==> branch xenon <==
## pixel_generation
module pixel_generation(
    input clk,                               
    input reset,                             
    input video_on,                          
    input [9:0] x, y,    
    input KEY_UP, KEY_DOWN, KEY_LEFT, KEY_RIGHT,
    output reg [11:0] rgb                    
    );
    reg [1:0] direction;
    reg [1:0] game_state;
    reg [1:0] lives_rem;
    reg game_result;
    reg [1:0] gs;                            
    reg gr;                                  
    parameter X_MAX = 639;                   
    parameter Y_MAX = 479;                   
    parameter SQ_RGB = 12'h00F;              
    parameter BG_RGB = 12'h000;              
    parameter SQUARE_SIZE = 32;              
    parameter SQUARE_VELOCITY_POS = 1;           
    parameter SQUARE_VELOCITY_NEG = 1;
    parameter RECT_RGB = 12'hFFF;
    parameter FLAG_RGB = 12'hF00;
    parameter FLAG_STICK_RGB = 12'hFF0;
    parameter GAME_OVER_RGB = 12'hF0F;
    parameter GAME_START_RGB = 12'h000;
    parameter START_RGB = 12'hFFF;
    parameter WON_RGB = 12'hFFF;
    parameter LOST_RGB = 12'hFFF;
    parameter LIVES_RGB = 12'hF0F;
    wire refresh_tick;
    assign refresh_tick = ((y == 481) && (x == 0)) ? 1 : 0;
    wire [9:0] sq_x_l, sq_x_r;               
    wire [9:0] sq_y_t, sq_y_b;               
    reg [9:0] sq_x_reg, sq_y_reg;            
    wire [9:0] sq_x_next, sq_y_next;         
    reg [9:0] x_delta_reg, y_delta_reg;      
    reg [9:0] x_delta_next, y_delta_next;    
    always @(posedge clk or posedge reset)
        if(reset) begin
            sq_x_reg <= 0;
            sq_y_reg <= 430;
            x_delta_reg <= SQUARE_VELOCITY_POS;
            y_delta_reg <= SQUARE_VELOCITY_POS;
            direction <= 2'b00;
            game_state <= 2'b00;
            lives_rem <= 2'b11;
            game_result <= 1'b0;
        end
  ...
export LEC_CHECK = 0
export ABC_AREA = 1
export CAP_MARGIN = 20
export CORE_MARGIN = 7
export CORE_UTILIZATION = 72
export CTS_CLUSTER_DIAMETER = 28
export CTS_CLUSTER_SIZE = 72
export MAX_ROUTING_LAYER = met4
export MIN_ROUTING_LAYER = met1
export SETUP_SLACK_MARGIN = 0.41
export SLEW_MARGIN = 20
export TNS_END_PERCENT = 70
create_clock -name core_clock -period 3.47 [get_ports {clk}]
run.sh (not shown) runs the stock make flow with config.mk's settings and CLKGATE_MAP_FILE=.
==> inputs of branch fjord, as changes to branch xenon <==
==> flow/config.mk (replaced) <==
export PLATFORM = sky130hd
export DESIGN_NAME = pixel_generation
export DESIGN_NICKNAME = pixel_generation
export VERILOG_FILES = /design/flow/design.v
export SDC_FILE = /design/flow/constraint.sdc
export NUM_CORES = 4
export LEC_CHECK = 0
export CAP_MARGIN = 20
export CORE_MARGIN = 2
export CORE_UTILIZATION = 57
export SLEW_MARGIN = 20
==> flow/constraint.sdc (replaced) <==
create_clock -name core_clock -period 8.35 [get_ports {clk}]
set_input_delay 1.6700 -clock core_clock [delete_from_list [all_inputs] [get_ports {clk}]]
set_output_delay 1.6700 -clock core_clock [all_outputs]
set_load 0.01 [all_outputs]
==> inputs of branch raven, as changes to branch xenon <==
==> flow/config.mk (replaced) <==
export PLATFORM = sky130hd
export DESIGN_NAME = pixel_generation
export DESIGN_NICKNAME = pixel_generation
export VERILOG_FILES = /design/flow/design.v
export SDC_FILE = /design/flow/constraint.sdc
export NUM_CORES = 4
export LEC_CHECK = 0
export CAP_MARGIN = 20
export CORE_MARGIN = 2
export CORE_UTILIZATION = 29
export SLEW_MARGIN = 20
==> flow/constraint.sdc (replaced) <==
create_clock -name core_clock -period 14.6 [get_ports {clk}]
set_input_delay 2.9200 -clock core_clock [delete_from_list [all_inputs] [get_ports {clk}]]
set_output_delay 2.9200 -clock core_clock [all_outputs]
set_load 0.01 [all_outputs]
==> comparison <==
Branch xenon ended with an error in 4_1_cts, error DPL-0038. Branch raven produced a clean layout. Branch fjord completed without violations. Final cell count: branch raven is larger than branch fjord (12%). In branch raven the synthesized cell count is lower than in branch xenon, by 22%. Of branch raven and branch fjord, branch fjord has the higher critical path depth (gap 1). Against branch fjord, the worst setup slack of branch raven is better by 3.5 ns. In branch raven the register-to-register slack is higher than in branch fjord, by 6.2 ns.
==> figures <==
Result of the run: branch fjord complete, no violations; branch raven complete, no violations; branch xenon did not finish
Failing step: branch fjord -; branch raven -; branch xenon 4_1_cts
Met2 usage: branch fjord 0.685; branch raven 0.392; branch xenon -
MI comb area: branch fjord 0.00989 mm²; branch raven 0.00990 mm²; branch xenon -
Share of synthesized cell area in and, or, nand and nor gates: branch fjord 0.327; branch raven 0.327; branch xenon 0.560
Post-route setup slack: branch fjord 0.570 ns; branch raven 4.07 ns; branch xenon -
Number of cells traversed by the worst hold path: branch fjord 2; branch raven 2; branch xenon -
CP Max Fanout: branch fjord 19; branch raven 16; branch xenon -
Data required, critical path: branch fjord 6.68 ns; branch raven 11.68 ns; branch xenon -
Chip Area, Yosys: branch fjord 0.0117 mm²; branch raven 0.0117 mm²; branch xenon 0.0114 mm²
Pins Over Slew Limit: branch fjord 0; branch raven 0; branch xenon -
Worst slew pin tran: branch fjord 1.05 ns; branch raven 1.06 ns; branch xenon -
Via count: branch fjord 15915; branch raven 15362; branch xenon -
#MultiIn Comb: branch fjord 1531; branch raven 1531; branch xenon -

---

==> exp/sierra: inputs <==
Starting RTL as in the previous note.
make LEC_CHECK=0 ABC_AREA=1 CAP_MARGIN=20 CELL_PAD_IN_SITES_GLOBAL_PLACEMENT=0 CORE_ASPECT_RATIO=0.5 CORE_MARGIN=7 CORE_UTILIZATION=65 CTS_CLUSTER_DIAMETER=247 CTS_CLUSTER_SIZE=100 MAX_ROUTING_LAYER=met4 MIN_ROUTING_LAYER=met1 PLACE_DENSITY_LB_ADDON=0.08 SETUP_SLACK_MARGIN=1.15 SLEW_MARGIN=20 TNS_END_PERCENT=5 finish   # period 6.62 ns
==> exp/nickel: changes against exp/sierra <==
- ABC_AREA: 1 -> not set
- CELL_PAD_IN_SITES_GLOBAL_PLACEMENT: 0 -> not set
- CORE_ASPECT_RATIO: 0.5 -> not set
- CORE_MARGIN: 7 -> 2
- CORE_UTILIZATION: 65 -> 60
- CTS_CLUSTER_DIAMETER: 247 -> not set
- CTS_CLUSTER_SIZE: 100 -> not set
- MAX_ROUTING_LAYER: met4 -> not set
- MIN_ROUTING_LAYER: met1 -> not set
- PLACE_DENSITY_LB_ADDON: 0.08 -> not set
- SETUP_SLACK_MARGIN: 1.15 -> not set
- TNS_END_PERCENT: 5 -> not set
==> flow/constraint.sdc (replaced) <==
create_clock -name core_clock -period 5.0 [get_ports {clk}]
set_input_delay 1.0000 -clock core_clock [delete_from_list [all_inputs] [get_ports {clk}]]
set_output_delay 1.0000 -clock core_clock [all_outputs]
set_load 0.01 [all_outputs]
==> qor.yml <==
status: "complete, no violations"
layout.non_clock_buffers: 77
metal3_wl_um: 9390
max_slew.worst_pin.slew_ns: 0.973
n_fill_cell: 1615
timing.fmax_ghz: 0.173
pin_count_of_the_biggest_net_entering_global_routing: 35
path_delay_family: "buffers and inverters"
dp_slack_ns: 0.353
(the above is from exp/sierra)
==> qor.yml <==
max_slew.worst_pin.slew_ns: 0.967
n_fill_cell: 1428
pin_count_of_the_biggest_net_entering_global_routing: 46
post-route-worst-setup-slack_ns: -0.0532
finalSetupViolCount: 8
timing.fmax_ghz: 0.198
layout.non_clock_buffers: 350
status: "complete, but fails checks"
check-failures: "negative setup slack"
(the above is from exp/nickel)

---

==> v9: inputs <==
pixel_generation again, from the RTL that the note above started with.
export LEC_CHECK = 0
export ABC_AREA = 1
export CAP_MARGIN = 40
export CELL_PAD_IN_SITES_GLOBAL_PLACEMENT = 1
export CORE_ASPECT_RATIO = 0.52
export CORE_MARGIN = 10
export CORE_UTILIZATION = 20
export CTS_CLUSTER_DIAMETER = 392
export GPL_TIMING_DRIVEN = 1
export MAX_ROUTING_LAYER = met4
export MIN_ROUTING_LAYER = met1
export SETUP_SLACK_MARGIN = 1.91
export SLEW_MARGIN = 15
export TNS_END_PERCENT = 20
create_clock -name core_clock -period 14.6 [get_ports {clk}]
==> inputs of v20, as changes to v9 <==
==> flow/config.mk (replaced) <==
export PLATFORM = sky130hd
export DESIGN_NAME = pixel_generation
export DESIGN_NICKNAME = pixel_generation
export VERILOG_FILES = /design/flow/design.v
export SDC_FILE = /design/flow/constraint.sdc
export NUM_CORES = 4
export LEC_CHECK = 0
export CAP_MARGIN = 0
export CELL_PAD_IN_SITES_GLOBAL_PLACEMENT = 1
export CORE_ASPECT_RATIO = 0.52
export CORE_MARGIN = 7
export CORE_UTILIZATION = 20
export CTS_CLUSTER_DIAMETER = 247
export GPL_TIMING_DRIVEN = 0
export HOLD_SLACK_MARGIN = 0.18
export MAX_ROUTING_LAYER = met4
export MIN_ROUTING_LAYER = met1
export SETUP_SLACK_MARGIN = 1.52
export SLEW_MARGIN = 20
export TNS_END_PERCENT = 20
==> flow/constraint.sdc (replaced) <==
create_clock -name core_clock -period 6.62 [get_ports {clk}]
set_input_delay 1.3240 -clock core_clock [delete_from_list [all_inputs] [get_ports {clk}]]
set_output_delay 1.3240 -clock core_clock [all_outputs]
set_load 0.01 [all_outputs]
==> inputs of v25, as changes to v9 <==
==> flow/config.mk (replaced) <==
export PLATFORM = sky130hd
export DESIGN_NAME = pixel_generation
export DESIGN_NICKNAME = pixel_generation
export VERILOG_FILES = /design/flow/design.v
export SDC_FILE = /design/flow/constraint.sdc
export NUM_CORES = 4
export LEC_CHECK = 0
export CAP_MARGIN = 20
export CORE_MARGIN = 2
export CORE_UTILIZATION = 68
export CTS_CLUSTER_DIAMETER = 247
export MAX_ROUTING_LAYER = met4
export MIN_ROUTING_LAYER = met1
export SETUP_SLACK_MARGIN = -0.34
export SLEW_MARGIN = 20
export TNS_END_PERCENT = 70
==> flow/constraint.sdc (replaced) <==
create_clock -name core_clock -period 4.94 [get_ports {clk}]
set_input_delay 0.9880 -clock core_clock [delete_from_list [all_inputs] [get_ports {clk}]]
set_output_delay 0.9880 -clock core_clock [all_outputs]
set_load 0.01 [all_outputs]
==> inputs of v33, as changes to v9 <==
==> flow/config.mk (replaced) <==
export PLATFORM = sky130hd
export DESIGN_NAME = pixel_generation
export DESIGN_NICKNAME = pixel_generation
export VERILOG_FILES = /design/flow/design.v
export SDC_FILE = /design/flow/constraint.sdc
export NUM_CORES = 4
export LEC_CHECK = 0
export CAP_MARGIN = 20
export CORE_MARGIN = 2
export CORE_UTILIZATION = 58
export SLEW_MARGIN = 20
==> flow/constraint.sdc (replaced) <==
create_clock -name core_clock -period 8.23 [get_ports {clk}]
set_input_delay 1.6460 -clock core_clock [delete_from_list [all_inputs] [get_ports {clk}]]
set_output_delay 1.6460 -clock core_clock [all_outputs]
set_load 0.01 [all_outputs]
==> results.sh <==
# physical design summary
export IMPL_seq_cell_share_pct=6.75
export IMPL_clkTransAtPathRegs_ns=0.07
export IMPL_syn_area_mm2=0.0114
export IMPL_status="finished clean"
export IMPL_initCoreUtil_pct=20.2
(the above is from v9)
==> results.sh <==
# physical design summary
export IMPL_layout_setup_ws_ns=-0.539
export IMPL_violatedChecks="capacitance limit, slew limit, setup timing"
export IMPL_drv_slew=3
export IMPL_setup_viol=38
export IMPL_status="failed layout checks"
export IMPL_drv_cap=1
(the above is from v25)
==> results.sh <==
# physical design summary
export IMPL_status="finished clean"
export IMPL_clkTransAtPathRegs_ns=0.06
export IMPL_seq_cell_share_pct=7.06
export IMPL_initCoreUtil_pct=59.5
export IMPL_syn_area_mm2=0.0117
(the above is from v33)
==> results.sh <==
# physical design summary
export IMPL_status="finished clean"
export IMPL_port_buffers=37
export IMPL_syn_area_mm2=0.0117
export IMPL_met3_usage_pct=13.3
export IMPL_clkTransAtPathRegs_ns=0.07
export IMPL_initCoreUtil_pct=20.4
(the above is from v20)
